`design/flow/design.v`:
```
`timescale 1ns / 1ps
module Risc_16_bit(
 input clk,
 input rst,
 output [15:0] imem_addr,
 input  [15:0] imem_data,
 output        dmem_we,
 output [2:0]  dmem_addr,
 output [15:0] dmem_wdata
);
 wire jump,bne,beq,mem_read,mem_write,alu_src,reg_dst,mem_to_reg,reg_write;
 wire[1:0] alu_op;
 wire [3:0] opcode;
 Datapath_Unit DU
 (
  .clk(clk),
  .rst(rst),
  .imem_addr(imem_addr),
  .imem_data(imem_data),
  .trace_we(dmem_we),
  .trace_addr(dmem_addr),
  .trace_wdata(dmem_wdata),
  .jump(jump),
  .beq(beq),
  .mem_read(mem_read),
  .mem_write(mem_write),
  .alu_src(alu_src),
  .reg_dst(reg_dst),
  .mem_to_reg(mem_to_reg),
  .reg_write(reg_write),
  .bne(bne),
  .alu_op(alu_op),
  .opcode(opcode)
 );
 Control_Unit control
 (
  .opcode(opcode),
  .reg_dst(reg_dst),
  .mem_to_reg(mem_to_reg),
  .alu_op(alu_op),
  .jump(jump),
  .bne(bne),
  .beq(beq),
  .mem_read(mem_read),
  .mem_write(mem_write),
  .alu_src(alu_src),
  .reg_write(reg_write)
 );
endmodule
`timescale 1ns / 1ps
module Datapath_Unit(
 input clk,
 input rst,
 output [15:0] imem_addr,
 input  [15:0] imem_data,
 output trace_we,
 output [2:0] trace_addr,
 output [15:0] trace_wdata,
 input jump,beq,mem_read,mem_write,alu_src,reg_dst,mem_to_reg,reg_write,bne,
 input[1:0] alu_op,
 output[3:0] opcode
);
 reg  [15:0] pc_current;
 wire [15:0] pc_next,pc2;
 wire [15:0] instr;
 wire [2:0] reg_write_dest;
 wire [15:0] reg_write_data;
 wire [2:0] reg_read_addr_1;
 wire [15:0] reg_read_data_1;
 wire [2:0] reg_read_addr_2;
 wire [15:0] reg_read_data_2;
 wire [15:0] ext_im,read_data2;
 wire [2:0] ALU_Control;
 wire [15:0] ALU_out;
 wire zero_flag;
 wire [15:0] PC_j, PC_beq, PC_2beq,PC_2bne,PC_bne;
 wire beq_control;
 wire bne_control;
 wire [12:0] jump_shift;
 wire [15:0] mem_read_data;
 always @(posedge clk)
 begin 
   if (rst)
     pc_current <= 16'd0;
   else
     pc_current <= pc_next;
 end
 assign pc2 = pc_current + 16'd2;
 assign imem_addr = pc_current;
 assign instr = imem_data;
 assign jump_shift = {instr[11:0],1'b0};
 assign reg_write_dest = (reg_dst==1'b1) ? instr[5:3] :instr[8:6];
 assign reg_read_addr_1 = instr[11:9];
 assign reg_read_addr_2 = instr[8:6];
 GPRs reg_file
 (
  .clk(clk),
  .rst(rst),
  .reg_write_en(reg_write),
  .reg_write_dest(reg_write_dest),
  .reg_write_data(reg_write_data),
  .reg_read_addr_1(reg_read_addr_1),
  .reg_read_data_1(reg_read_data_1),
  .reg_read_addr_2(reg_read_addr_2),
  .reg_read_data_2(reg_read_data_2)
 );
 assign ext_im = {{10{instr[5]}},instr[5:0]};  
 alu_control ALU_Control_unit(.ALUOp(alu_op),.Opcode(instr[15:12]),.ALU_Cnt(ALU_Control));
 assign read_data2 = (alu_src==1'b1) ? ext_im : reg_read_data_2;
 ALU alu_unit(.a(reg_read_data_1),.b(read_data2),.alu_control(ALU_Control),.result(ALU_out),.zero(zero_flag));
 assign PC_beq = pc2 + {ext_im[14:0],1'b0};
 assign PC_bne = pc2 + {ext_im[14:0],1'b0};
 assign beq_control = beq & zero_flag;
 assign bne_control = bne & (~zero_flag);
 assign PC_2beq = (beq_control==1'b1) ? PC_beq : pc2;
 assign PC_2bne = (bne_control==1'b1) ? PC_bne : PC_2beq;
 assign PC_j = {pc2[15:13],jump_shift};
 assign pc_next = (jump == 1'b1) ? PC_j :  PC_2bne;
  Data_Memory dm
   (
    .clk(clk),
    .rst(rst),
    .trace_we(trace_we),
    .trace_addr(trace_addr),
    .trace_wdata(trace_wdata),
    .mem_access_addr(ALU_out),
    .mem_write_data(reg_read_data_2),
    .mem_write_en(mem_write),
    .mem_read(mem_read),
    .mem_read_data(mem_read_data)
   );
 assign reg_write_data = (mem_to_reg == 1'b1)?  mem_read_data: ALU_out;
 assign opcode = instr[15:12];
endmodule
`timescale 1ns / 1ps
module Control_Unit(
      input[3:0] opcode,
      output reg[1:0] alu_op,
      output reg jump,beq,bne,mem_read,mem_write,alu_src,reg_dst,mem_to_reg,reg_write    
    );
always @(*)
begin
 case(opcode) 
 4'b0000:  
   begin
    reg_dst = 1'b0;
    alu_src = 1'b1;
    mem_to_reg = 1'b1;
    reg_write = 1'b1;
    mem_read = 1'b1;
    mem_write = 1'b0;
    beq = 1'b0;
    bne = 1'b0;
    alu_op = 2'b00;
    jump = 1'b0;   
   end
 4'b0001: 
   begin
    reg_dst = 1'b0;
    alu_src = 1'b1;
    mem_to_reg = 1'b0;
    reg_write = 1'b0;
    mem_read = 1'b0;
    mem_write = 1'b1;
    beq = 1'b0;
    bne = 1'b0;
    alu_op = 2'b00;
    jump = 1'b0;   
   end
 4'b0010:  
   begin
    reg_dst = 1'b1;
    alu_src = 1'b0;
    mem_to_reg = 1'b0;
    reg_write = 1'b1;
    mem_read = 1'b0;
    mem_write = 1'b0;
    beq = 1'b0;
    bne = 1'b0;
    alu_op = 2'b10;
    jump = 1'b0;   
   end
 4'b0011:  
   begin
    reg_dst = 1'b1;
    alu_src = 1'b0;
    mem_to_reg = 1'b0;
    reg_write = 1'b1;
    mem_read = 1'b0;
    mem_write = 1'b0;
    beq = 1'b0;
    bne = 1'b0;
    alu_op = 2'b10;
    jump = 1'b0;   
   end
 4'b0100:  
   begin
    reg_dst = 1'b1;
    alu_src = 1'b0;
    mem_to_reg = 1'b0;
    reg_write = 1'b1;
    mem_read = 1'b0;
    mem_write = 1'b0;
    beq = 1'b0;
    bne = 1'b0;
    alu_op = 2'b10;
    jump = 1'b0;   
   end
 4'b0101:  
   begin
    reg_dst = 1'b1;
    alu_src = 1'b0;
    mem_to_reg = 1'b0;
    reg_write = 1'b1;
    mem_read = 1'b0;
    mem_write = 1'b0;
    beq = 1'b0;
    bne = 1'b0;
    alu_op = 2'b10;
    jump = 1'b0;   
   end
 4'b0110:  
   begin
    reg_dst = 1'b1;
    alu_src = 1'b0;
    mem_to_reg = 1'b0;
    reg_write = 1'b1;
    mem_read = 1'b0;
    mem_write = 1'b0;
    beq = 1'b0;
    bne = 1'b0;
    alu_op = 2'b10;
    jump = 1'b0;   
   end
 4'b0111:  
   begin
    reg_dst = 1'b1;
    alu_src = 1'b0;
    mem_to_reg = 1'b0;
    reg_write = 1'b1;
    mem_read = 1'b0;
    mem_write = 1'b0;
    beq = 1'b0;
    bne = 1'b0;
    alu_op = 2'b10;
    jump = 1'b0;   
   end
 4'b1000:  
   begin
    reg_dst = 1'b1;
    alu_src = 1'b0;
    mem_to_reg = 1'b0;
    reg_write = 1'b1;
    mem_read = 1'b0;
    mem_write = 1'b0;
    beq = 1'b0;
    bne = 1'b0;
    alu_op = 2'b10;
    jump = 1'b0;   
   end
 4'b1001:  
   begin
    reg_dst = 1'b1;
    alu_src = 1'b0;
    mem_to_reg = 1'b0;
    reg_write = 1'b1;
    mem_read = 1'b0;
    mem_write = 1'b0;
    beq = 1'b0;
    bne = 1'b0;
    alu_op = 2'b10;
    jump = 1'b0;   
   end
 4'b1011: 
   begin
    reg_dst = 1'b0;
    alu_src = 1'b0;
    mem_to_reg = 1'b0;
    reg_write = 1'b0;
    mem_read = 1'b0;
    mem_write = 1'b0;
    beq = 1'b1;
    bne = 1'b0;
    alu_op = 2'b01;
    jump = 1'b0;   
   end
 4'b1100:
   begin
    reg_dst = 1'b0;
    alu_src = 1'b0;
    mem_to_reg = 1'b0;
    reg_write = 1'b0;
    mem_read = 1'b0;
    mem_write = 1'b0;
    beq = 1'b0;
    bne = 1'b1;
    alu_op = 2'b01;
    jump = 1'b0;   
   end
 4'b1101: 
   begin
    reg_dst = 1'b0;
    alu_src = 1'b0;
    mem_to_reg = 1'b0;
    reg_write = 1'b0;
    mem_read = 1'b0;
    mem_write = 1'b0;
    beq = 1'b0;
    bne = 1'b0;
    alu_op = 2'b00;
    jump = 1'b1;   
   end   
 default: begin
    reg_dst = 1'b1;
    alu_src = 1'b0;
    mem_to_reg = 1'b0;
    reg_write = 1'b1;
    mem_read = 1'b0;
    mem_write = 1'b0;
    beq = 1'b0;
    bne = 1'b0;
    alu_op = 2'b00;
    jump = 1'b0; 
   end
 endcase
 end
endmodule
`timescale 1ns / 1ps
module alu_control(
    input [1:0] ALUOp,
    input [3:0] Opcode,
    output reg [2:0] ALU_Cnt
);
always @(*) begin
    case(ALUOp)
        2'b00: ALU_Cnt = 3'b000;  
        2'b01: ALU_Cnt = 3'b001;  
        2'b10: begin  
            case(Opcode)
                4'b0010: ALU_Cnt = 3'b000;  
                4'b0011: ALU_Cnt = 3'b001;  
                4'b0100: ALU_Cnt = 3'b010;  
                4'b0101: ALU_Cnt = 3'b011;  
                4'b0110: ALU_Cnt = 3'b100;  
                4'b0111: ALU_Cnt = 3'b101;  
                4'b1000: ALU_Cnt = 3'b110;  
                4'b1001: ALU_Cnt = 3'b111;  
                default: ALU_Cnt = 3'b000;
            endcase
        end
        default: ALU_Cnt = 3'b000;
    endcase
end
endmodule
module ALU(
 input  [15:0] a,  
 input  [15:0] b,  
 input  [2:0] alu_control, 
 output reg [15:0] result,  
 output zero
    );
always @(*)
begin 
 case(alu_control)
 3'b000: result = a + b; 
 3'b001: result = a - b; 
 3'b010: result = ~a;
 3'b011: result = a<<b;
 3'b100: result = a>>b;
 3'b101: result = a & b;
 3'b110: result = a | b; 
 3'b111: begin if (a<b) result = 16'd1;
    else result = 16'd0;
    end
 default:result = a + b; 
 endcase
end
assign zero = (result==16'd0) ? 1'b1: 1'b0;
endmodule
`timescale 1ns / 1ps
module GPRs(
 input    clk,
 input    rst,
 input    reg_write_en,
 input  [2:0] reg_write_dest,
 input  [15:0] reg_write_data,
 input  [2:0] reg_read_addr_1,
 output  [15:0] reg_read_data_1,
 input  [2:0] reg_read_addr_2,
 output  [15:0] reg_read_data_2
);
 reg [15:0] reg_array [7:0];
 integer i;
 always @ (posedge clk ) begin
   if (rst) begin
    for(i=0;i<8;i=i+1)
     reg_array[i] <= 16'd0;
   end
   else if(reg_write_en) begin
    reg_array[reg_write_dest] <= reg_write_data;
   end
 end
 assign reg_read_data_1 = reg_array[reg_read_addr_1];
 assign reg_read_data_2 = reg_array[reg_read_addr_2];
endmodule
`timescale 1ns / 1ps
module Data_Memory(
 input clk,
 input rst,
 output reg        trace_we,
 output reg [2:0]  trace_addr,
 output reg [15:0] trace_wdata,
 input [15:0]   mem_access_addr,
 input [15:0]   mem_write_data,
 input     mem_write_en,
 input mem_read,
 output [15:0]   mem_read_data
);
reg [16 - 1:0] memory [8 - 1:0];
wire [2:0] ram_addr=mem_access_addr[2:0];
integer i;
 always @(posedge clk) begin
  if (rst) begin
   for (i = 0; i < 8; i = i + 1)
    memory[i] <= 16'd0;
  end
  else if (mem_write_en)
   memory[ram_addr] <= mem_write_data;
 end
 always @(posedge clk) begin
  if (rst) begin
   trace_we    <= 1'b0;
   trace_addr  <= 3'd0;
   trace_wdata <= 16'd0;
  end
  else begin
   trace_we    <= mem_write_en;
   trace_addr  <= ram_addr;
   trace_wdata <= mem_write_data;
  end
 end
 assign mem_read_data = (mem_read==1'b1) ? memory[ram_addr]: 16'd0; 
endmodule
```
`design/flow/constraint.sdc`:
```
create_clock -name core_clock -period 4.94 [get_ports {clk}]
set_input_delay 0.9880 -clock core_clock [delete_from_list [all_inputs] [get_ports {clk}]]
set_output_delay 0.9880 -clock core_clock [all_outputs]
set_load 0.01 [all_outputs]
```
`design/flow/run.sh`:
```
#!/bin/bash
# the make line also repeats each setting of config.mk as NAME=value (left out here)
make -C /OpenROAD-flow-scripts/flow DESIGN_CONFIG=/design/flow/config.mk WORK_HOME=/design/flow/orfs CLKGATE_MAP_FILE= finish
```
`design/flow/config.mk`:
```
export PLATFORM = sky130hd
export DESIGN_NAME = Risc_16_bit
export DESIGN_NICKNAME = Risc_16_bit
export VERILOG_FILES = /design/flow/design.v
export SDC_FILE = /design/flow/constraint.sdc
export NUM_CORES = 4
export LEC_CHECK = 0
export ABC_AREA = 1
export CAP_MARGIN = 20
export CORE_MARGIN = 2
export CORE_UTILIZATION = 72
export CTS_CLUSTER_DIAMETER = 396
export CTS_CLUSTER_SIZE = 99
export PLACE_DENSITY = 0.43
export SETUP_SLACK_MARGIN = 0.28
export SLEW_MARGIN = 20
```
==> results of run 1 <==
what timing repair did:
| action | 4_1_cts |
|---|---|
| endpoints found under the setup margin | 399 |
| gates resized | 60 |
| pin swaps | 23 |
| gates cloned | 3 |
| buffers inserted | 14 |
routing by layer:
layer | global-route usage, % | overflow
met1 | 91.6 | 53
met2 | 116 | 987
met3 | 81.3 | 54
met4 | 108 | 430
met5 | 57.4 | 22
stage by stage:
step	total power [mW]	worst slack [ps]	std cells	TNS, ps	hold WS (ps)
after floorplan	4.57	126	2404	0	613
after global placement	5.80	-645	3046	-99110	603
after detailed placement	5.94	-937	3046	-230600	610
after CTS	6.97	280	3071	0	644
==> impl_metrics.yaml, run 1 <==
# implementation run metrics
floorplanning:
  fp_util_pct: 73.0
  dieArea_sq_um: 27600
  fp.dieW_um: 166
  io_pins: 54
  core_area_sq_um: 25900
  rows: 59
  die_y_um: 166
synth:
  synthMuxAreaShare_pct: 0
  ys_cells: 2404
  yosysWarnings: 6
  ys_area_sq_um: 18900
  synth.area.top_cells: "edfxtp_1 41%, nand2_1 9.8%, nor2_1 8.4%"
  synthTopLogicFamily: "simple AND/OR/NAND/NOR gates"
  syn_area_sq_um: 18900
  yosysTopAreaCellShare_pct: 40.6
  yosys.area_share.simple_pct: 28.1
  ys_types: 57
  yosys.area_share.adder_pct: 4.62
  synthAoiAreaFrac_pct: 12.5
  yosysMostFrequentCell: "nand2_1"
  synth-seq-cells: 291
  top_cells_by_count: "495 x nand2_1, 421 x nor2_1, 256 x edfxtp_1"
  edf_count: 256
  ys_async_sr_fraction_pct: 0
  ys_sh_xor_pct: 1.67
  yosys.area.top_type: "edfxtp_1"
  ys_seq_share_pct: 44.4
  avgSynthCellArea_sq_um: 7.87
  ys.flop_type: "edfxtp_1"
  syn_nets: 2490
  syn_inst: 2404
status:
  status: "stopped before the end"
  first-error: "[ERROR GRT-0232] Routing congestion too high. Check the congestion heatmap in the GUI."
  lastStage: "5_1_grt"
clock_tree:
  cts-buffers-inserted: 6
  clockRootBuffer: "clkbuf_16"
  hold_buffers: 0
  clk_path_buf_depth: 3
  htree_levels: 1
  cts_sinks: 291
place:
  dpl_cell_area_sq_um: 22600
  place.gp.congestion: 1.08
  dp_hpwl_um: 50200
  port_buffers: 52
global_route:
  grt.overflow.total: 1546
  grtUsageTotal_pct: 97.6
==> run 2, diff against run 1 <==
- CORE_UTILIZATION: 72 -> 68
- CTS_CLUSTER_DIAMETER: 396 -> default
- CTS_CLUSTER_SIZE: 99 -> 22
- PLACE_DENSITY: 0.43 -> default
- SETUP_SLACK_MARGIN: 0.28 -> default
- clock period: 4.94 -> 2.14 ns (I/O delays scaled with it)
==> run 2 against run 1 <==
  * The run again fails in 5_1_grt
  * Synthesized area unchanged
  * Die area is 5.7% higher
  * Synthesized cell count did not move
==> impl_metrics.yaml, run 2 <==
# implementation run metrics
status:
  status: "stopped before the end"
  lastStage: "5_1_grt"
  first-error: "[ERROR GRT-0116] Global routing finished with congestion. Check the congestion regions in the DRC Viewer."
synth:
  yosysWarnings: 6
  avgSynthCellArea_sq_um: 7.87
  yosysMostFrequentCell: "nand2_1"
  yosys.area_share.simple_pct: 28.1
  top_cells_by_count: "495 x nand2_1, 421 x nor2_1, 256 x edfxtp_1"
  ys_sh_xor_pct: 1.67
  yosys.area_share.adder_pct: 4.62
  ys_async_sr_fraction_pct: 0
  edf_count: 256
  synth-seq-cells: 291
  synthAoiAreaFrac_pct: 12.5
  syn_inst: 2404
  ys.flop_type: "edfxtp_1"
  syn_nets: 2490
  synthTopLogicFamily: "simple AND/OR/NAND/NOR gates"
  ys_cells: 2404
  yosysTopAreaCellShare_pct: 40.6
  ys_area_sq_um: 18900
  yosys.area.top_type: "edfxtp_1"
  ys_types: 57
  ys_seq_share_pct: 44.4
  synthMuxAreaShare_pct: 0
  syn_area_sq_um: 18900
  synth.area.top_cells: "edfxtp_1 41%, nand2_1 9.8%, nor2_1 8.4%"
clock_tree:
  cts-buffers-inserted: 29
  clockRootBuffer: "clkbuf_16"
  htree_levels: 1
  cts_sinks: 291
  clk_path_buf_depth: 3
place:
  dpl_cell_area_sq_um: 23700
  dp_hpwl_um: 52200
  port_buffers: 52
  place.gp.congestion: 1.04
floorplanning:
  dieArea_sq_um: 29200
  core_area_sq_um: 27600
  io_pins: 54
  fp_util_pct: 68.6
  fp.dieW_um: 171
  die_y_um: 171
  rows: 61
global_route:
  grt.overflow.total: 1510
  grtUsageTotal_pct: 96.5
-- run 2: per-stage QoR --
step | cells | worst slack, ps | utilization, %
4_1_cts | 3303 | -2000 | 96.7
3_5_place_dp | 3181 | -3150 | 86.0
3_3_place_gp | 3181 | -2960 | 86.0
2_1_floorplan | 2404 | -2120 | -
-- run 2: layer usage --
layer	GRT overflow	GRT usage, %
met1	53	89.1
met2	971	116
met3	48	79.3
met4	428	108
met5	10	65.2
-- run 2: repair_timing --
| action | 4_1_cts |
|---|---|
| endpoints found under the hold margin | 0 |
| hold buffers | 0 |
| pin swaps | 111 |
| cloned | 6 |
| endpoints found under the setup margin | 530 |
| buffers inserted | 63 |
| gates resized | 354 |
==> run 3, diff against run 2 <==
- CAP_MARGIN: 20 -> 40
- CELL_PAD_IN_SITES_GLOBAL_PLACEMENT: default -> 0
- CORE_ASPECT_RATIO: default -> 1.3
- CORE_MARGIN: 2 -> 9
- CORE_UTILIZATION: 68 -> 29
- CTS_CLUSTER_DIAMETER: default -> 241
- CTS_CLUSTER_SIZE: 22 -> default
- GPL_ROUTABILITY_DRIVEN: default -> 1
- GPL_TIMING_DRIVEN: default -> 0
- MAX_ROUTING_LAYER: default -> met4
- MIN_ROUTING_LAYER: default -> met2
- SETUP_SLACK_MARGIN: default -> -0.18
- SLEW_MARGIN: 20 -> 40
- TNS_END_PERCENT: default -> 85
- clock period: 2.14 -> 4.79 ns (I/O delays scaled with it)
==> run 3 against run 2 <==
  * The layout now fails its checks (negative setup slack)
  * Synthesized cell count is the same
  * Synthesized area did not move
  * Die area went up to 2.6 times the previous value
==> impl_metrics.yaml, run 3 <==
# flow metrics
status:
  status: "complete, but fails checks"
  so_faults: "negative setup slack"
synth:
  ys_seq_share_pct: 44.4
  ys_area_sq_um: 18900
  yosysTopAreaCellShare_pct: 40.6
  edf_count: 256
  synthMuxAreaShare_pct: 0
  yosys.area_share.adder_pct: 4.62
  ys_types: 57
  top_cells_by_count: "495 x nand2_1, 421 x nor2_1, 256 x edfxtp_1"
  yosysWarnings: 6
  syn_nets: 2490
  synth-seq-cells: 291
  synthTopLogicFamily: "simple AND/OR/NAND/NOR gates"
  ys_sh_xor_pct: 1.67
  synth.area.top_cells: "edfxtp_1 41%, nand2_1 9.8%, nor2_1 8.4%"
  avgSynthCellArea_sq_um: 7.87
  yosysMostFrequentCell: "nand2_1"
  ys_cells: 2404
  yosys.area.top_type: "edfxtp_1"
  synthAoiAreaFrac_pct: 12.5
  syn_inst: 2404
  yosys.area_share.simple_pct: 28.1
  syn_area_sq_um: 18900
  ys.flop_type: "edfxtp_1"
  ys_async_sr_fraction_pct: 0
detailed_routing:
  route.detailed.drc: 0
  vias_per_cell: 7.10
  drt_iter0_drc: 6235
  first_pass_iters: 10
  ant_nets: 0
  routedWlPerCell_um: 23.1
  met3_length_um: 29100
  wl_met2_um: 39400
  postRouteWirelength_um: 80300
  via_count: 24700
  highest_layer: "met4"
  wl_met1_um: 0
critical_path:
  reg2reg_depth: 30
  crit_path_max_incr_delay_ps: 280
  rrSetupSlack_ps: 280
  crit_path_start: "imem_data[6]"
  start_kind: "primary input"
  worstPathRequired_ps: 5280
  worstSetupPathType: "in2reg"
  r2r-start: "DU.reg_file.reg_array[1][2]$_SDFFCE_PN0P_"
  path_max_fanout: 10
  cp_common_cell: "nand2_2"
  worstSetupPathDepth: 34
  crit_family: "simple AND/OR/NAND/NOR gates"
  cp-endpoint: "DU.pc_current[1]$_SDFF_PP0_"
  endpoint_kind: "register"
  crit_arrival_ps: 5410
  path_buffers: 8
  cp_slowest_cell: "nand4_1"
  reg2reg_to: "DU.pc_current[1]$_SDFF_PP0_"
floorplanning:
  rows: 106
  dieArea_sq_um: 74800
  core_area_sq_um: 64500
  fp_util_pct: 29.3
  io_pins: 54
  die_y_um: 309
  fp.dieW_um: 242
place:
  dpl.cell_count: 3320
  port_buffers: 50
  dp_hpwl_um: 55700
  place.gp.congestion: 1.05
sta:
  fmax_ghz: 0.203
  rsz0062_at_grt: "yes"
  relSlewSlack_pct: 30.4
  layout_min_cycle_time_ps: 4930
  setup_ws_ps: -136
  setup-violations-final: 18
  tightest_slew_ps: 1040
  maxSlewViolCount: 0
  finalClockSkew_ps: 39.6
  hold_violations: 0
  fin_crit_sh_pct: 103
  fin_setup_tns_ps: -1470
hold_path:
  whs_path_depth: 3
  hold_class: "reg2reg"
  hold_end: "DU.pc_current[15]$_SDFF_PP0_"
  worstHoldStart: "DU.pc_current[15]$_SDFF_PP0_"
power_and_ir_drop:
  p_int_mw: 5.45
  clockPowerShare_pct: 28.5
  p_comb_mw: 3.32
  ir_drop_uv: 331
  p_leak_nw: 10.2
  p_sw_mw: 3.36
  power.group.top: "combinational cells"
  switching_share_pct: 38.2
  p_comb_share_pct: 37.7
  powerDensity_nw_per_um2: 365
  seq-power_mw: 2.97
  seq_power_share_pct: 33.7
  clk-power_mw: 2.51
cells_and_area:
  syn_to_final_growth_pct: 27.5
  fin_cells: 3484
  final_util_pct: 37.4
  nFillCells: 6739
  nNetsFinal: 2674
clock_tree:
  cts_sinks: 291
  clk_path_buf_depth: 3
  clockRootBuffer: "clkbuf_16"
  htree_levels: 1
  cts_tree: "yes"
  cts-buffers-inserted: 30
  hold_buffers: 0
  path_clk_slew_ps: 80
  clock_latency_ps: 610
global_route:
  grt_pass1_vias: 25700
  grt_pass1_wl_um: 116000
  grt_antenna_before_repair: 0
  grt_max_degree: 19
  grtUsageTotal_pct: 33.0
  grt.overflow.total: 0
job:
  warnings: 62
  cap_violations: 0
run 3: area by class of cell:
type                            count  area (sq um)  area share (%)
Antenna cell                        8          20.0          0.0830
Buffer                            109          1100            4.55
Clock buffer                       42           858            3.56
Clock inverter                     14           171           0.711
Inverter                          243           966            4.01
Multi-Input combinational cell   1751         10000            41.6
Sequential cell                   291          8390            34.8
Tap cell                          864          1080            4.48
Timing Repair Buffer              162          1490            6.17
run 3: metal layers:
| layer | track usage (%) | vias to the layer above |
|---|---|---|
| li1 | - | 8373 |
| met1 | - | 8381 |
| met2 | 41.0 | 6840 |
| met3 | 36.8 | 1143 |
| met4 | 9.10 | 0 |
| met5 | - | - |
run 3: metrics by stage:
stage          hold slack [ps]  instance area, sq um  worst slack (ps)  total power, mW
6_report                   646                 24100              -136             8.81
5_1_grt                    699                 24100              -315             9.13
4_1_cts                    646                 22700              -221             8.27
3_5_place_dp               628                 20600             -2830             5.56
3_3_place_gp               628                 20600             -2880             5.57
2_1_floorplan              612                 19000              -235             4.66
run 3: what timing repair did:
item                       in CTS  in global routing
buffers inserted               47                 59
pin swaps                      34                 72
hold endpoints to repair        0                  0
resized                       244                242
cloned                          3                  6
setup endpoints to repair     423                399
==> run 4, diff against run 3 <==
- CAP_MARGIN: 40 -> 20
- CELL_PAD_IN_SITES_DETAIL_PLACEMENT: default -> 1
- CELL_PAD_IN_SITES_GLOBAL_PLACEMENT: 0 -> default
- CORE_ASPECT_RATIO: 1.3 -> 0.68
- CORE_MARGIN: 9 -> 2
- CORE_UTILIZATION: 29 -> 26
- CTS_CLUSTER_DIAMETER: 241 -> default
- CTS_CLUSTER_SIZE: default -> 38
- GPL_ROUTABILITY_DRIVEN: 1 -> default
- GPL_TIMING_DRIVEN: 0 -> default
- MAX_ROUTING_LAYER: met4 -> default
- PLACE_DENSITY: default -> 0.64
- SETUP_SLACK_MARGIN: -0.18 -> 1.3
- SLEW_MARGIN: 40 -> 5
- TNS_END_PERCENT: 85 -> default
- clock period: 4.79 -> 5.4 ns (I/O delays scaled with it)
==> run 4 against run 3 <==
  * The layout still fails its checks (negative setup slack)
  * Die area increased by 0.19%
  * Sequential share of layout area decreased by 3.8 points
  * Core utilization increased by 0.17 points
  * Design area increased by 12%
  * First-iteration DRC count increased by 12%
  * Clock power decreased by 8.8%
  * Synthesized cell count unchanged
  * Sequential power decreased by about 10%
==> impl_metrics.yaml, run 4 <==
# flow metrics
power_and_ir_drop:
  clockPowerShare_pct: 25.5
  powerDensity_nw_per_um2: 332
  seq-power_mw: 2.66
  clk-power_mw: 2.29
  ir_drop_uv: 286
  p_comb_share_pct: 45.0
  seq_power_share_pct: 29.6
  total_power_mw: 8.98
  p_leak_nw: 11.7
  power.group.top: "combinational cells"
  switching_share_pct: 40.1
  p_int_mw: 5.38
  p_sw_mw: 3.60
  p_comb_mw: 4.04
job:
  cap_violations: 0
  warnings: 62
critical_path:
  cp_slowest_cell: "nand4_1"
  r2r-start: "DU.reg_file.reg_array[2][1]$_SDFFCE_PN0P_"
  worstSetupPathType: "in2reg"
  start_kind: "primary input"
  rrSetupSlack_ps: 350
  crit_path_start: "imem_data[6]"
  path_max_fanout: 6
  reg2reg_to: "DU.pc_current[5]$_SDFF_PP0_"
  reg2reg_depth: 33
  endpoint_kind: "register"
  cp_common_cell: "nand2_1"
  path_buffers: 10
  crit_arrival_ps: 5950
  worstSetupPathDepth: 37
  crit_family: "simple AND/OR/NAND/NOR gates"
  crit_path_max_incr_delay_ps: 220
  cp-endpoint: "DU.pc_current[5]$_SDFF_PP0_"
  worstPathRequired_ps: 5920
global_route:
  grt_pass1_wl_um: 138000
  grtUsageTotal_pct: 37.4
  grt_pass1_vias: 31200
  grt.overflow.total: 0
  grt_antenna_before_repair: 0
  grt_max_degree: 36
clock_tree:
  clk_path_buf_depth: 3
  cts_tree: "yes"
  cts_sinks: 291
  path_clk_slew_ps: 60
  htree_levels: 1
  hold_buffers: 0
  cts-buffers-inserted: 31
  clock_latency_ps: 640
  clockRootBuffer: "clkbuf_16"
detailed_routing:
  via_count: 27700
  postRouteWirelength_um: 96500
  ant_nets: 0
  drt_iter0_drc: 6988
  route.detailed.drc: 0
  vias_per_cell: 7.20
  first_pass_iters: 27
  routedWlPerCell_um: 25.1
synth:
  yosysTopAreaCellShare_pct: 40.6
  ys.flop_type: "edfxtp_1"
  ys_async_sr_fraction_pct: 0
  top_cells_by_count: "495 x nand2_1, 421 x nor2_1, 256 x edfxtp_1"
  yosysMostFrequentCell: "nand2_1"
  synth-seq-cells: 291
  syn_nets: 2490
  synthAoiAreaFrac_pct: 12.5
  synth.area.top_cells: "edfxtp_1 41%, nand2_1 9.8%, nor2_1 8.4%"
  ys_sh_xor_pct: 1.67
  ys_area_sq_um: 18900
  yosys.area_share.adder_pct: 4.62
  yosys.area_share.simple_pct: 28.1
  syn_inst: 2404
  ys_seq_share_pct: 44.4
  synthMuxAreaShare_pct: 0
  yosys.area.top_type: "edfxtp_1"
  avgSynthCellArea_sq_um: 7.87
  yosysWarnings: 6
  edf_count: 256
  syn_area_sq_um: 18900
  ys_cells: 2404
  synthTopLogicFamily: "simple AND/OR/NAND/NOR gates"
  ys_types: 57
floorplanning:
  dieArea_sq_um: 75000
  fp.dieW_um: 331
  fp_util_pct: 26.3
  core_area_sq_um: 72000
  io_pins: 54
  die_y_um: 226
  rows: 81
sta:
  setup_ws_ps: -29.6
  fmax_ghz: 0.184
  hold_violations: 0
  layout_min_cycle_time_ps: 5430
  tightest_slew_ps: 1300
  maxSlewViolCount: 0
  setup-violations-final: 3
  rsz0062_at_grt: "yes"
  relSlewSlack_pct: 12.9
  finalClockSkew_ps: 24.2
  holdWs_ps: 647
  fin_crit_sh_pct: 101
hold_path:
  whs_path_depth: 3
  hold_end: "DU.pc_current[15]$_SDFF_PP0_"
  worstHoldStart: "DU.pc_current[15]$_SDFF_PP0_"
  hold_class: "reg2reg"
place:
  port_buffers: 52
  dp_slack_ps: -903
  dp_hpwl_um: 59600
  place.gp.congestion: 1.11
cells_and_area:
  final_util_pct: 37.6
  nNetsFinal: 2942
  nFillCells: 8553
  syn_to_final_growth_pct: 42.9
status:
  so_faults: "negative setup slack"
  status: "complete, but fails checks"
## run 4: what timing repair did
action	4_1_cts	5_1_grt
hold endpoints to repair	0	0
resized	179	130
buffers inserted	58	28
cloned	11	8
setup endpoints to repair	402	480
pin swaps	96	64
## run 4: final cells by class
class                   count  area [sq um]  area share [%]
repair buffers            535          5180            19.2
diodes                     11          27.5           0.102
flip-flops and latches    291          8390            31.0
well taps                 954          1190            4.42
clock buffers              52           945            3.49
inverters                 243           950            3.51
clock inverters             6          76.3           0.282
repair inverters            1          8.76          0.0324
multi-input cells        1753         10300            38.0
## run 4: layer usage
layer / GRT usage (%) / wire (um) / up-vias
met4: 12.2 / 13600 / 82
li1: - / - / 8914
met3: 50.2 / 40400 / 1552
met5: 24.0 / 1910 / -
met1: - / 0 / 8923
met2: 40.6 / 40600 / 8206
## run 4: metrics by stage
stage	std cells	setup TNS, ps	instance area (sq um)
after floorplan	2404	0	19500
after global placement	3671	-92320	23700
after detailed placement	3671	-202940	23700
after CTS	3798	0	26000
after global routing	3835	-1670	27000
final	3846	-60.3	27000
==> run 5, diff against run 4 <==
- ABC_AREA: 1 -> default
- CAP_MARGIN: 20 -> 40
- CELL_PAD_IN_SITES_DETAIL_PLACEMENT: 1 -> default
- CELL_PAD_IN_SITES_GLOBAL_PLACEMENT: default -> 0
- CORE_ASPECT_RATIO: 0.68 -> default
- CORE_UTILIZATION: 26 -> 29
- CTS_CLUSTER_DIAMETER: default -> 198
- CTS_CLUSTER_SIZE: 38 -> default
- GPL_ROUTABILITY_DRIVEN: default -> 0
- GPL_TIMING_DRIVEN: default -> 1
- MIN_ROUTING_LAYER: met2 -> default
- PLACE_DENSITY: 0.64 -> default
- SETUP_SLACK_MARGIN: 1.3 -> 0.12
- SLEW_MARGIN: 5 -> 20
- clock period: 5.4 -> 3.22 ns (I/O delays scaled with it)
==> run 5 against run 4 <==
  * Still fails the layout checks on negative setup slack
  * Via count is 33% lower
  * Hold slack got worse by 69 ps
  * Combinational power is 100% higher
  * Critical path depth shrank 15
  * Worst setup slack worse by 1500 ps
  * Total power rose by 86%
  * Clock-buffer cell count shrank 11
  * Global-route usage decreased by 15 points
  * Clock power grew 76%
  * Sequential share of layout area fell by 3.3 points
  * Sequential power grew 67%
  * Critical endpoint is now DU.dm.memory[2][11]$_SDFFCE_PN0P_
  * Highest routed layer is now met4
==> impl_metrics.yaml, run 5 <==
# flow metrics
status:
  status: "complete, but fails checks"
  so_faults: "negative setup slack"
global_route:
  grt_max_degree: 42
  grtUsageTotal_pct: 22.2
  grt_antenna_before_repair: 1
  grt.overflow.total: 0
  grt_pass1_wl_um: 118000
  grt_pass1_vias: 19100
power_and_ir_drop:
  seq-power_mw: 4.45
  power.group.top: "combinational cells"
  p_int_mw: 10.8
  p_leak_nw: 12.6
  p_sw_mw: 5.85
  clockPowerShare_pct: 24.2
  powerDensity_nw_per_um2: 551
  seq_power_share_pct: 26.7
  switching_share_pct: 35.1
  p_comb_share_pct: 49.1
  ir_drop_uv: 467
  clk-power_mw: 4.04
  p_comb_mw: 8.19
sta:
  setup_ws_ps: -1540
  fmax_ghz: 0.210
  rsz0062_at_grt: "yes"
  relSlewSlack_pct: 53.5
  layout_min_cycle_time_ps: 4760
  maxSlewViolCount: 0
  hold_violations: 0
  tightest_slew_ps: 697
  setup-violations-final: 402
  fin_crit_sh_pct: 148
  finalClockSkew_ps: 21.8
synth:
  avgSynthCellArea_sq_um: 10.5
  yosys.area_share.simple_pct: 17.4
  synthAoiAreaFrac_pct: 11.6
  syn_nets: 1942
  yosysMostFrequentCell: "nor2_1"
  edf_count: 256
  synth-seq-cells: 291
  synthMuxAreaShare_pct: 17.3
  synthTopLogicFamily: "simple AND/OR/NAND/NOR gates"
  yosysWarnings: 6
  syn_area_sq_um: 19500
  ys_async_sr_fraction_pct: 0
  yosys.area.top_type: "edfxtp_1"
  ys_types: 100
  ys_cells: 1856
  top_cells_by_count: "285 x nor2_1, 256 x edfxtp_1, 206 x mux2i_1"
  ys.flop_type: "edfxtp_1"
  yosysTopAreaCellShare_pct: 39.4
  ys_seq_share_pct: 43.0
  ys_sh_xor_pct: 1.97
  syn_inst: 1856
  ys_area_sq_um: 19500
  yosys.area_share.adder_pct: 4.47
  synth.area.top_cells: "edfxtp_1 39%, mux2i_1 11%, nor2_1 5.5%"
floorplanning:
  rows: 95
  fp.dieW_um: 263
  core_area_sq_um: 66900
  dieArea_sq_um: 69400
  io_pins: 54
  fp_util_pct: 29.2
  die_y_um: 263
cells_and_area:
  logic_area_sq_um: 12100
  seqCellArea_sq_um: 8390
  syn_to_final_growth_pct: 55.0
  fin_cells: 3444
  nFillCells: 5800
  final_util_pct: 45.2
  nNetsFinal: 2631
clock_tree:
  clockRootBuffer: "clkbuf_16"
  htree_levels: 2
  cts-buffers-inserted: 34
  clk_path_buf_depth: 3
  path_clk_slew_ps: 60
  clock_latency_ps: 540
  cts_sinks: 291
  hold_buffers: 0
  cts_tree: "yes"
hold_path:
  worstHoldStart: "rst"
  whs_path_depth: 2
  hold_end: "DU.dm.trace_wdata[1]$_SDFF_PP0_"
  hold_class: "in2reg"
detailed_routing:
  drt_iter0_drc: 2221
  via_count: 18700
  n_antenna_cell: 0
  routedWlPerCell_um: 23.1
  ant_nets: 0
  route.detailed.drc: 0
  first_pass_iters: 8
  postRouteWirelength_um: 79400
  vias_per_cell: 5.42
place:
  dpl.cell_count: 3225
  port_buffers: 52
  dp_hpwl_um: 53700
critical_path:
  worstPathRequired_ps: 3460
  reg2reg_depth: 22
  endpoint_kind: "register"
  crit_arrival_ps: 5000
  path_max_fanout: 7
  cp-endpoint: "DU.dm.memory[2][11]$_SDFFCE_PN0P_"
  rrSetupSlack_ps: -1540
  crit_path_max_incr_delay_ps: 430
  worstSetupPathType: "reg2reg"
  r2r-start: "DU.reg_file.reg_array[7][1]$_SDFFCE_PN0P_"
  path_buffers: 7
  crit_family: "AND-OR/OR-AND gates"
  crit_path_start: "DU.reg_file.reg_array[7][1]$_SDFFCE_PN0P_"
  reg2reg_to: "DU.dm.memory[2][11]$_SDFFCE_PN0P_"
  crit_path_cell_trace: "mux2_2 > o22ai_2 > o31a_1 > buf_4 > fa_2 > a211oi_4 > o21ai_2 > nand3b_1 > a31oi_4 > a21oi_2 > or2_1 > a2111oi_4 > buf_4 > nor2_4 > buf_12 > buf_8 > nor2b_4 > buf_6 > nand3_4 > nand2b_4 > buf_12 > buf_16"
  cp_slowest_cell: "edfxtp_1"
  worstSetupPathDepth: 22
  start_kind: "register"
job:
  warnings: 62
  cap_violations: 0
-- run 5: layout make-up --
cell class | count | share of cell area (%)
clock buffers | 41 | 3.00
clock inverters | 21 | 0.806
inverters | 58 | 0.752
multi-input cells | 1396 | 40.0
flip-flops and latches | 291 | 27.7
well taps | 873 | 3.61
repair buffers | 764 | 24.1
-- run 5: through the flow --
stage,worst slack (ps),setup TNS [ps],instance area (sq um),total power [mW],hold slack [ps]
3_5_place_dp,-2490,-881520,25500,10.7,664
2_1_floorplan,-2050,-587820,20000,7.78,635
5_1_grt,-1650,-583830,30300,17.2,565
4_1_cts,-1380,-472270,29500,16.0,553
3_3_place_gp,-2450,-855820,25500,10.6,656
6_report,-1540,-540620,30300,16.7,577
-- run 5: metal layers --
layer	global-route usage, %	vias up	routed length [um]
met3	2.88	286	5680
li1	-	8269	-
met4	11.5	0	4700
met5	0	-	0
met1	28.0	9170	31600
met2	37.1	952	37500
-- run 5: repair_timing --
action	in CTS	in global routing
gates cloned	19	1
setup buffers	111	28
pin swaps	99	35
gates resized	335	124
setup endpoints to repair	402	402
==> run 6, diff against run 5 <==
- CAP_MARGIN: 40 -> 20
- CELL_PAD_IN_SITES_GLOBAL_PLACEMENT: 0 -> default
- CORE_UTILIZATION: 29 -> 40
- CTS_CLUSTER_DIAMETER: 198 -> default
- GPL_ROUTABILITY_DRIVEN: 0 -> default
- GPL_TIMING_DRIVEN: 1 -> default
- SETUP_SLACK_MARGIN: 0.12 -> 0.79
- clock period: 3.22 -> 6.33 ns (I/O delays scaled with it)
==> run 6 against run 5 <==
  * The run now finishes clean
  * Global-route usage grew 5.6 points
  * Synthesized area stayed put
  * Register-to-register slack gained 3000 ps
  * Cell count is 19% lower
  * Largest power group unchanged
  * Largest cell class unchanged
  * Via count down 11%
==> impl_metrics.yaml, run 6 <==
# flow metrics
status:
  status: "timing/DRC/antenna clean"
sta:
  fin_crit_sh_pct: 85.7
  holdWs_ps: 662
  setup_ws_ps: 903
  fin_setup_tns_ps: 0
  relSlewSlack_pct: 24.3
  rsz0062_at_grt: "no"
  fmax_ghz: 0.184
  hold_violations: 0
  tightest_slew_ps: 1140
  setup-violations-final: 0
  layout_min_cycle_time_ps: 5430
  finalClockSkew_ps: 11.9
  maxSlewViolCount: 0
job:
  cap_violations: 0
  warnings: 61
critical_path:
  worstSetupPathDepth: 22
  cp_common_cell: "buf_4"
  reg2reg_to: "DU.pc_current[7]$_SDFF_PP0_"
  rrSetupSlack_ps: 1450
  reg2reg_depth: 22
  path_buffers: 5
  crit_path_cell_trace: "buf_12 > buf_4 > mux2i_1 > a22o_1 > o31a_1 > buf_4 > ha_4 > buf_4 > a211oi_4 > o21ai_2 > nand3b_1 > a31oi_2 > a21oi_1 > or2_1 > a2111oi_4 > o22ai_1 > nor4_1 > and4_4 > mux2_4 > clkbuf_16 > nand2_2 > a311oi_2"
  crit_path_max_incr_delay_ps: 390
  cp-endpoint: "DU.pc_current[7]$_SDFF_PP0_"
  crit_path_start: "imem_data[6]"
  crit_family: "AND-OR/OR-AND gates"
  crit_arrival_ps: 5830
  start_kind: "primary input"
  endpoint_kind: "register"
  worstSetupPathType: "in2reg"
  r2r-start: "DU.reg_file.reg_array[5][0]$_SDFFCE_PN0P_"
  worstPathRequired_ps: 6740
  path_max_fanout: 17
  cp_slowest_cell: "mux2_4"
hold_path:
  hold_end: "DU.pc_current[14]$_SDFF_PP0_"
  whs_path_depth: 3
  worstHoldStart: "DU.pc_current[14]$_SDFF_PP0_"
  hold_class: "reg2reg"
synth:
  synth.area.top_cells: "edfxtp_1 39%, mux2i_1 11%, nor2_1 5.5%"
  ys_cells: 1856
  top_cells_by_count: "285 x nor2_1, 256 x edfxtp_1, 206 x mux2i_1"
  ys_types: 100
  yosys.area_share.simple_pct: 17.4
  ys_sh_xor_pct: 1.97
  yosysWarnings: 6
  edf_count: 256
  yosysTopAreaCellShare_pct: 39.4
  synth-seq-cells: 291
  ys_area_sq_um: 19500
  syn_nets: 1942
  yosys.area.top_type: "edfxtp_1"
  syn_inst: 1856
  ys.flop_type: "edfxtp_1"
  synthTopLogicFamily: "simple AND/OR/NAND/NOR gates"
  syn_area_sq_um: 19500
  yosysMostFrequentCell: "nor2_1"
  avgSynthCellArea_sq_um: 10.5
  yosys.area_share.adder_pct: 4.47
  synthMuxAreaShare_pct: 17.3
  ys_seq_share_pct: 43.0
  ys_async_sr_fraction_pct: 0
  synthAoiAreaFrac_pct: 11.6
cells_and_area:
  nFillCells: 4236
  syn_to_final_growth_pct: 26.6
  nNetsFinal: 2227
  final_util_pct: 51.5
power_and_ir_drop:
  p_leak_nw: 10.0
  total_power_mw: 7.24
  clk-power_mw: 1.96
  clockPowerShare_pct: 27.0
  p_comb_mw: 3.01
  p_int_mw: 4.71
  switching_share_pct: 34.9
  p_sw_mw: 2.52
  powerDensity_nw_per_um2: 293
  p_comb_share_pct: 41.6
  seq-power_mw: 2.27
  ir_drop_uv: 236
  seq_power_share_pct: 31.4
  power.group.top: "combinational cells"
clock_tree:
  clockRootBuffer: "clkbuf_16"
  path_clk_slew_ps: 60
  clk_path_buf_depth: 3
  clock_latency_ps: 590
  htree_levels: 1
  cts_sinks: 291
  cts-buffers-inserted: 31
  cts_tree: "yes"
  hold_buffers: 0
global_route:
  grt_antenna_before_repair: 1
  grt-busiest-layer: "met2"
  grt.overflow.total: 0
  grtUsageTotal_pct: 27.8
  grt_pass1_wl_um: 105000
  grt_pass1_vias: 16100
  grt_util_met3_pct: 3.52
  grt_max_degree: 54
  grt_util_met2_pct: 43.5
  grt.met1_usage_pct: 39.6
floorplanning:
  rows: 80
  die_y_um: 225
  fp_util_pct: 40.7
  dieArea_sq_um: 50600
  io_pins: 54
  fp.dieW_um: 225
  core_area_sq_um: 47900
place:
  place.gp.congestion: 1.04
  dp_hpwl_um: 51600
  dp_slack_ps: -359
  port_buffers: 52
detailed_routing:
  ant_nets: 0
  drt_iter0_drc: 1787
  route.detailed.drc: 0
  routedWlPerCell_um: 25.7
  vias_per_cell: 6.00
  n_antenna_cell: 0
  via_count: 16700
  first_pass_iters: 5
  postRouteWirelength_um: 71400
-- run 6: metal layers --
metal,up-vias,share of wire (%),wire length [um]
met1,8275,43,31000
met3,153,8.2,5850
met5,-,0.011,8
met2,821,45,32000
li1,7447,-,-
met4,2,3.6,2600
-- run 6: layout make-up --
cell class              instances  area [sq um]  share of cell area, %
multi-input cells            1398         11000                   44.4
flip-flops and latches        291          8390                   33.9
repair buffers                361          3260                   13.2
clock buffers                  42           867                   3.51
well taps                     615           769                   3.11
inverters                      58           225                  0.911
clock inverters                16           219                  0.886
-- run 6: metrics by stage --
stage	cells	instance area, sq um
2_1_floorplan	1856	19800
3_3_place_gp	2690	22800
3_5_place_dp	2690	22800
4_1_cts	2762	24300
5_1_grt	2781	24700
6_report	2781	24700
-- run 6: timing repair --
item | CTS | global route
endpoints found under the setup margin | 399 | 300
resized | 65 | 55
buffers inserted | 9 | 17
endpoints found under the hold margin | 0 | 0
pin swaps | 14 | 33
cloned | 5 | 2
==> run 7, diff against run 6 <==
- ABC_AREA: default -> 1
- CORE_UTILIZATION: 40 -> 62
- SETUP_SLACK_MARGIN: 0.79 -> default
- clock period: 6.33 -> 6.04 ns (I/O delays scaled with it)
==> run 7 against run 6 <==
  * Still clean on timing, DRC and antenna
  * First-iteration DRC count up 42%
  * Combinational power shrank 26%
  * Clock skew is 9.5 ps higher
  * Synthesized area is 3.1% lower
  * Critical endpoint is now DU.pc_current[5]$_SDFF_PP0_
  * Largest power group is now registers
  * Highest routed layer unchanged
==> impl_metrics.yaml, run 7 <==
# flow metrics
status:
  status: "timing/DRC/antenna clean"
critical_path:
  crit_family: "simple AND/OR/NAND/NOR gates"
  worstPathRequired_ps: 6510
  rrSetupSlack_ps: 1230
  cp-endpoint: "DU.pc_current[5]$_SDFF_PP0_"
  crit_path_start: "imem_data[10]"
  start_kind: "primary input"
  cp_slowest_cell: "clkdlybuf4s50_1"
  r2r-start: "DU.reg_file.reg_array[4][3]$_SDFFCE_PN0P_"
  path_buffers: 6
  endpoint_kind: "register"
  worstSetupPathType: "in2reg"
  crit_arrival_ps: 6120
  crit_path_max_incr_delay_ps: 530
  reg2reg_to: "DU.pc_current[5]$_SDFF_PP0_"
  worstSetupPathDepth: 33
  path_max_fanout: 37
  reg2reg_depth: 36
  cp_common_cell: "nand2_1"
job:
  cap_violations: 0
  warnings: 61
power_and_ir_drop:
  p_comb_share_pct: 33.4
  clockPowerShare_pct: 31.2
  p_sw_mw: 2.32
  p_leak_nw: 9.66
  clk-power_mw: 2.08
  switching_share_pct: 34.8
  power.group.top: "registers"
  p_int_mw: 4.35
  p_comb_mw: 2.23
  seq-power_mw: 2.36
  ir_drop_uv: 284
  powerDensity_nw_per_um2: 305
  total_power_mw: 6.67
  seq_power_share_pct: 35.4
sta:
  tightest_slew_ps: 1050
  fin_crit_sh_pct: 93.5
  relSlewSlack_pct: 29.9
  rsz0062_at_grt: "no"
  setup-violations-final: 0
  layout_min_cycle_time_ps: 5650
  fmax_ghz: 0.177
  setup_ws_ps: 392
  finalClockSkew_ps: 21.5
  hold_violations: 0
  maxSlewViolCount: 0
global_route:
  grt_antenna_before_repair: 1
  grt_max_degree: 80
  grt_pass1_vias: 17100
  grtUsageTotal_pct: 38.4
  grt.overflow.total: 0
  grt_pass1_wl_um: 93400
floorplanning:
  io_pins: 54
  dieArea_sq_um: 31900
  die_y_um: 179
  fp_util_pct: 63.3
  fp.dieW_um: 179
  core_area_sq_um: 29900
  rows: 63
synth:
  synth.area.top_cells: "edfxtp_1 41%, nand2_1 9.8%, nor2_1 8.4%"
  ys_sh_xor_pct: 1.67
  ys_cells: 2404
  yosys.area_share.simple_pct: 28.1
  syn_nets: 2490
  synthAoiAreaFrac_pct: 12.5
  top_cells_by_count: "495 x nand2_1, 421 x nor2_1, 256 x edfxtp_1"
  ys_area_sq_um: 18900
  yosysWarnings: 6
  synth-seq-cells: 291
  synthMuxAreaShare_pct: 0
  yosysMostFrequentCell: "nand2_1"
  ys_async_sr_fraction_pct: 0
  avgSynthCellArea_sq_um: 7.87
  edf_count: 256
  ys_seq_share_pct: 44.4
  ys_types: 57
  synthTopLogicFamily: "simple AND/OR/NAND/NOR gates"
  yosysTopAreaCellShare_pct: 40.6
  syn_area_sq_um: 18900
  yosys.area_share.adder_pct: 4.62
  ys.flop_type: "edfxtp_1"
  yosys.area.top_type: "edfxtp_1"
  syn_inst: 2404
detailed_routing:
  via_count: 18000
  routedWlPerCell_um: 20.9
  first_pass_iters: 6
  n_antenna_cell: 0
  ant_nets: 0
  postRouteWirelength_um: 61800
  drt_iter0_drc: 2543
  vias_per_cell: 6.11
  route.detailed.drc: 0
clock_tree:
  clockRootBuffer: "clkbuf_16"
  clock_latency_ps: 590
  cts_sinks: 291
  htree_levels: 1
  path_clk_slew_ps: 60
  clk_path_buf_depth: 3
  cts_tree: "yes"
  cts-buffers-inserted: 31
cells_and_area:
  nNetsFinal: 2621
  fin_area_sq_um: 21900
  syn_to_final_growth_pct: 15.5
place:
  place.gp.congestion: 0.984
  dpl_cell_area_sq_um: 20700
  port_buffers: 52
  dp_slack_ps: -112
  dp_hpwl_um: 44000
hold_path:
  worstHoldStart: "DU.pc_current[14]$_SDFF_PP0_"
  hold_class: "reg2reg"
  whs_path_depth: 3
  hold_end: "DU.pc_current[14]$_SDFF_PP0_"
-- run 7: layout make-up --
cell class / count / area (sq um)
Inverter: 243 / 917
Timing Repair Buffer: 220 / 2070
Multi-Input combinational cell: 1748 / 8890
Fill cell: 2294 / 8020
Clock buffer: 34 / 787
Sequential cell: 291 / 8390
Tap cell: 390 / 488
Clock inverter: 24 / 319
-- run 7: what timing repair did --
| action | in CTS | in global routing |
|---|---|---|
| setup endpoints to repair | 0 | 9 |
| hold endpoints to repair | 0 | 0 |
| hold buffers | 0 | 0 |
| buffers inserted | 0 | 0 |
| resized | 0 | 2 |
-- run 7: routing by layer --
layer  GRT usage, %  share of wire [%]  up-vias
li1               -                  -     8285
met1           50.3                 37     8326
met2           63.5                 47     1200
met3           6.76                 12      203
met4           15.6                4.3        2
met5              0              0.029        -
-- run 7: through the flow --
stage,util (%),TNS [ps],std cells,hold WS [ps]
2_1_floorplan,-,0,2404,612
3_3_place_gp,69.4,-69.5,2892,602
3_5_place_dp,69.4,-793,2892,608
4_1_cts,73.1,0,2950,622
5_1_grt,73.1,0,2950,687
6_report,73.1,0,2950,625
==> run 8, diff against run 7 <==
- ABC_AREA: 1 -> default
- CORE_UTILIZATION: 62 -> 65
- CTS_CLUSTER_DIAMETER: default -> 30
- clock period: 6.04 -> 5.5 ns (I/O delays scaled with it)
==> run 8 against run 7 <==
  * Synthesized area rose by 3.2%
  * The run now fails in 5_1_grt
  * Synthesized cell count fell by 23%
  * Die area fell by 1.5%
==> impl_metrics.yaml, run 8 <==
# implementation run metrics
floorplanning:
  core_area_sq_um: 29600
  rows: 63
  io_pins: 54
  dieArea_sq_um: 31400
  fp.dieW_um: 177
  fp_util_pct: 65.9
  die_y_um: 177
synth:
  synth-seq-cells: 291
  syn_area_sq_um: 19500
  syn_nets: 1942
  ys_area_sq_um: 19500
  yosys.area_share.adder_pct: 4.47
  synthMuxAreaShare_pct: 17.3
  ys_cells: 1856
  ys.flop_type: "edfxtp_1"
  ys_types: 100
  yosysMostFrequentCell: "nor2_1"
  yosysTopAreaCellShare_pct: 39.4
  ys_async_sr_fraction_pct: 0
  ys_sh_xor_pct: 1.97
  synth.area.top_cells: "edfxtp_1 39%, mux2i_1 11%, nor2_1 5.5%"
  synthAoiAreaFrac_pct: 11.6
  top_cells_by_count: "285 x nor2_1, 256 x edfxtp_1, 206 x mux2i_1"
  yosysWarnings: 6
  syn_inst: 1856
  edf_count: 256
  synthTopLogicFamily: "simple AND/OR/NAND/NOR gates"
  avgSynthCellArea_sq_um: 10.5
  yosys.area_share.simple_pct: 17.4
  ys_seq_share_pct: 43.0
  yosys.area.top_type: "edfxtp_1"
status:
  lastStage: "5_1_grt"
  first-error: "[ERROR GRT-0116] Global routing finished with congestion. Check the congestion regions in the DRC Viewer."
  status: "stopped before the end"
place:
  dpl_cell_area_sq_um: 23600
  place.gp.congestion: 1.14
  port_buffers: 52
  dpl.cell_count: 2630
  dp_slack_ps: -1100
  dp_hpwl_um: 55300
clock_tree:
  cts-buffers-inserted: 60
  clk_path_buf_depth: 3
  clockRootBuffer: "clkbuf_16"
  hold_buffers: 0
  cts_sinks: 291
  htree_levels: 2
global_route:
  grt.overflow.total: 23
  grtUsageTotal_pct: 69.3
[run 8: per-stage QoR]
stage	hold WS (ps)	power (mW)
after floorplan	635	4.47
after global placement	635	5.99
after detailed placement	662	6.09
after CTS	710	10.1
[run 8: routing by layer]
metal  GRT usage (%)  GRT overflow
met1            72.8             0
met2            88.7             6
met3            47.6             3
met4            66.8            13
met5            14.1             1
[run 8: what timing repair did]
action / CTS
gates cloned: 3
buffers inserted: 10
setup endpoints to repair: 399
pin swaps: 23
endpoints found under the hold margin: 0
resized: 79
==> run 9, diff against run 8 <==
- CTS_CLUSTER_DIAMETER: 30 -> 229
- MAX_ROUTING_LAYER: default -> met4
- clock period: 5.5 -> 3.71 ns (I/O delays scaled with it)
==> run 9 against run 8 <==
  * The flow again stops in 5_1_grt
  * Synthesized cell count is the same
  * Synthesized area unchanged
  * Die area did not move
==> impl_metrics.yaml, run 9 <==
# implementation run metrics
synth:
  yosysWarnings: 6
  syn_area_sq_um: 19500
  edf_count: 256
  ys_sh_xor_pct: 1.97
  avgSynthCellArea_sq_um: 10.5
  ys_async_sr_fraction_pct: 0
  synthAoiAreaFrac_pct: 11.6
  yosysMostFrequentCell: "nor2_1"
  yosys.area_share.simple_pct: 17.4
  ys_seq_share_pct: 43.0
  yosys.area.top_type: "edfxtp_1"
  ys_cells: 1856
  ys.flop_type: "edfxtp_1"
  top_cells_by_count: "285 x nor2_1, 256 x edfxtp_1, 206 x mux2i_1"
  syn_nets: 1942
  synth.area.top_cells: "edfxtp_1 39%, mux2i_1 11%, nor2_1 5.5%"
  synthMuxAreaShare_pct: 17.3
  ys_area_sq_um: 19500
  synth-seq-cells: 291
  ys_types: 100
  yosysTopAreaCellShare_pct: 39.4
  synthTopLogicFamily: "simple AND/OR/NAND/NOR gates"
  syn_inst: 1856
  yosys.area_share.adder_pct: 4.47
status:
  lastStage: "5_1_grt"
  first-error: "[ERROR GRT-0116] Global routing finished with congestion. Check the congestion regions in the DRC Viewer."
  status: "stopped before the end"
floorplanning:
  io_pins: 54
  fp_util_pct: 65.9
  rows: 63
  die_y_um: 177
  fp.dieW_um: 177
  dieArea_sq_um: 31400
  core_area_sq_um: 29600
clock_tree:
  hold_buffers: 0
  htree_levels: 1
  cts-buffers-inserted: 29
  cts_sinks: 291
  clk_path_buf_depth: 3
  clockRootBuffer: "clkbuf_16"
place:
  dp_slack_ps: -2340
  place.gp.congestion: 1.14
  dpl.cell_count: 2707
  port_buffers: 52
  dp_hpwl_um: 56500
global_route:
  grt.overflow.total: 170
  grtUsageTotal_pct: 78.4
-- run 9: what timing repair did --
action,4_1_cts
setup endpoints to repair,402
buffers inserted,67
resized,298
pin swaps,82
cloned,11
-- run 9: per-stage QoR --
step                      area (sq um)  setup TNS (ps)
after floorplan                  20000         -430300
after global placement           24400         -695850
after detailed placement         24400         -764570
after CTS                        27400         -303750
-- run 9: metal layers --
layer	GRT overflow	GRT usage, %
met5	-	-
met2	93	93.7
met1	2	78.8
met4	73	80.0
met3	2	56.7
==> run 10, diff against run 9 <==
- CORE_UTILIZATION: 65 -> 39
- CTS_CLUSTER_DIAMETER: 229 -> default
- MAX_ROUTING_LAYER: met4 -> default
- clock period: 3.71 -> 8.37 ns (I/O delays scaled with it)
==> run 10 against run 9 <==
  * Now clean on timing, DRC and antenna
  * Die area increased by 65%
  * Synthesized cell count is the same
  * Synthesized area unchanged
==> impl_metrics.yaml, run 10 <==
# flow metrics
power_and_ir_drop:
  switching_share_pct: 36.3
  p_comb_mw: 1.82
  power.group.top: "combinational cells"
  p_int_mw: 3.23
  p_comb_share_pct: 36.0
  p_leak_nw: 8.67
  seq-power_mw: 1.72
  clockPowerShare_pct: 30.1
  ir_drop_uv: 133
  powerDensity_nw_per_um2: 228
  p_sw_mw: 1.84
  clk-power_mw: 1.52
  seq_power_share_pct: 33.9
synth:
  yosysMostFrequentCell: "nor2_1"
  yosys.area.top_type: "edfxtp_1"
  synthAoiAreaFrac_pct: 11.6
  synthTopLogicFamily: "simple AND/OR/NAND/NOR gates"
  yosys.area_share.simple_pct: 17.4
  yosys.area_share.adder_pct: 4.47
  ys_types: 100
  top_cells_by_count: "285 x nor2_1, 256 x edfxtp_1, 206 x mux2i_1"
  ys_sh_xor_pct: 1.97
  edf_count: 256
  yosysWarnings: 6
  synth-seq-cells: 291
  ys_area_sq_um: 19500
  yosysTopAreaCellShare_pct: 39.4
  syn_nets: 1942
  syn_area_sq_um: 19500
  ys_async_sr_fraction_pct: 0
  synthMuxAreaShare_pct: 17.3
  ys.flop_type: "edfxtp_1"
  syn_inst: 1856
  avgSynthCellArea_sq_um: 10.5
  ys_seq_share_pct: 43.0
  ys_cells: 1856
  synth.area.top_cells: "edfxtp_1 39%, mux2i_1 11%, nor2_1 5.5%"
critical_path:
  crit_path_start: "imem_data[10]"
  reg2reg_to: "DU.pc_current[12]$_SDFF_PP0_"
  worstSetupPathType: "in2reg"
  rrSetupSlack_ps: 2420
  worstSetupPathDepth: 20
  path_buffers: 4
  start_kind: "primary input"
  reg2reg_depth: 18
  crit_arrival_ps: 8260
  cp-endpoint: "DU.pc_current[12]$_SDFF_PP0_"
  cp_slowest_cell: "clkdlybuf4s50_1"
  crit_family: "AND-OR/OR-AND gates"
  crit_path_max_incr_delay_ps: 870
  endpoint_kind: "register"
  worstPathRequired_ps: 8830
  path_max_fanout: 14
  crit_path_cell_trace: "clkdlybuf4s50_1 > buf_4 > mux4_2 > mux2i_2 > inv_2 > ha_1 > nor2_1 > a221oi_1 > nor2_1 > a311oi_1 > o21ai_1 > a32oi_1 > mux2i_1 > a211o_1 > nor4_1 > and4_4 > mux2i_4 > buf_12 > nand3_1 > a311oi_2"
  cp_common_cell: "nor2_1"
  r2r-start: "DU.reg_file.reg_array[0][8]$_SDFFCE_PN0P_"
place:
  port_buffers: 52
  dp_slack_ps: 187
  place.gp.congestion: 0.984
  dp_hpwl_um: 51500
sta:
  fin_setup_tns_ps: 0
  fin_crit_sh_pct: 93.2
  relSlewSlack_pct: 23.4
  maxSlewViolCount: 0
  tightest_slew_ps: 1150
  layout_min_cycle_time_ps: 7800
  setup_ws_ps: 572
  finalClockSkew_ps: 42.6
  hold_violations: 0
  setup-violations-final: 0
  rsz0062_at_grt: "no"
  fmax_ghz: 0.128
detailed_routing:
  n_antenna_cell: 0
  ant_nets: 0
  first_pass_iters: 7
  drt_iter0_drc: 1783
  vias_per_cell: 5.92
  routedWlPerCell_um: 26.5
  highest_layer: "met4"
  met3_length_um: 4840
  wl_met1_um: 31000
  postRouteWirelength_um: 69500
  route.detailed.drc: 0
  wl_met2_um: 31500
  via_count: 15500
hold_path:
  whs_path_depth: 3
  hold_end: "DU.pc_current[5]$_SDFF_PP0_"
  hold_class: "reg2reg"
  worstHoldStart: "DU.pc_current[5]$_SDFF_PP0_"
status:
  status: "timing/DRC/antenna clean"
global_route:
  grt_antenna_before_repair: 1
  grt_pass1_vias: 15200
  grt.overflow.total: 0
  grtUsageTotal_pct: 26.2
  grt_pass1_wl_um: 102000
  grt_max_degree: 36
floorplanning:
  core_area_sq_um: 49200
  rows: 81
  io_pins: 54
  dieArea_sq_um: 51900
  die_y_um: 228
  fp_util_pct: 39.7
  fp.dieW_um: 228
clock_tree:
  cts-buffers-inserted: 35
  htree_levels: 2
  cts_sinks: 291
  clock_latency_ps: 570
  path_clk_slew_ps: 60
  hold_buffers: 0
  cts.repair.resized: 0
  postCtsSetupBuffers: 0
  clk_path_buf_depth: 3
  clockRootBuffer: "clkbuf_16"
  cts_tree: "yes"
cells_and_area:
  nFillCells: 4618
  syn_to_final_growth_pct: 13.6
  nNetsFinal: 2016
job:
  warnings: 59
  cap_violations: 0
-- run 10: area by class of cell --
cell class	instances	area, sq um	area share (%)
Timing Repair Buffer	148	1290	5.80
Clock buffer	45	935	4.21
Sequential cell	291	8390	37.8
Clock inverter	18	186	0.840
Inverter	58	225	1.02
Tap cell	664	831	3.75
Multi-Input combinational cell	1396	10300	46.6
-- run 10: stage by stage --
stage / area, sq um / hold slack (ps) / util (%) / instances / power, mW
after global placement: 21000 / 662 / 42.8 / 2555 / 3.54
after floorplan: 19500 / 635 / - / 1856 / 2.91
after CTS: 22200 / 685 / 45.1 / 2618 / 5.06
after detailed placement: 21000 / 669 / 42.8 / 2555 / 3.54
final: 22200 / 702 / 45.1 / 2620 / 5.06
after global routing: 22200 / 733 / 45.1 / 2620 / 5.24
-- run 10: metal layers --
metal / vias to the layer above / global-route usage (%)
li1: 7001 / -
met1: 7781 / 36.9
met2: 625 / 40.9
met3: 116 / 4.32
met4: 0 / 8.86
met5: - / 0
Power is estimated from default activity; no workload was simulated.
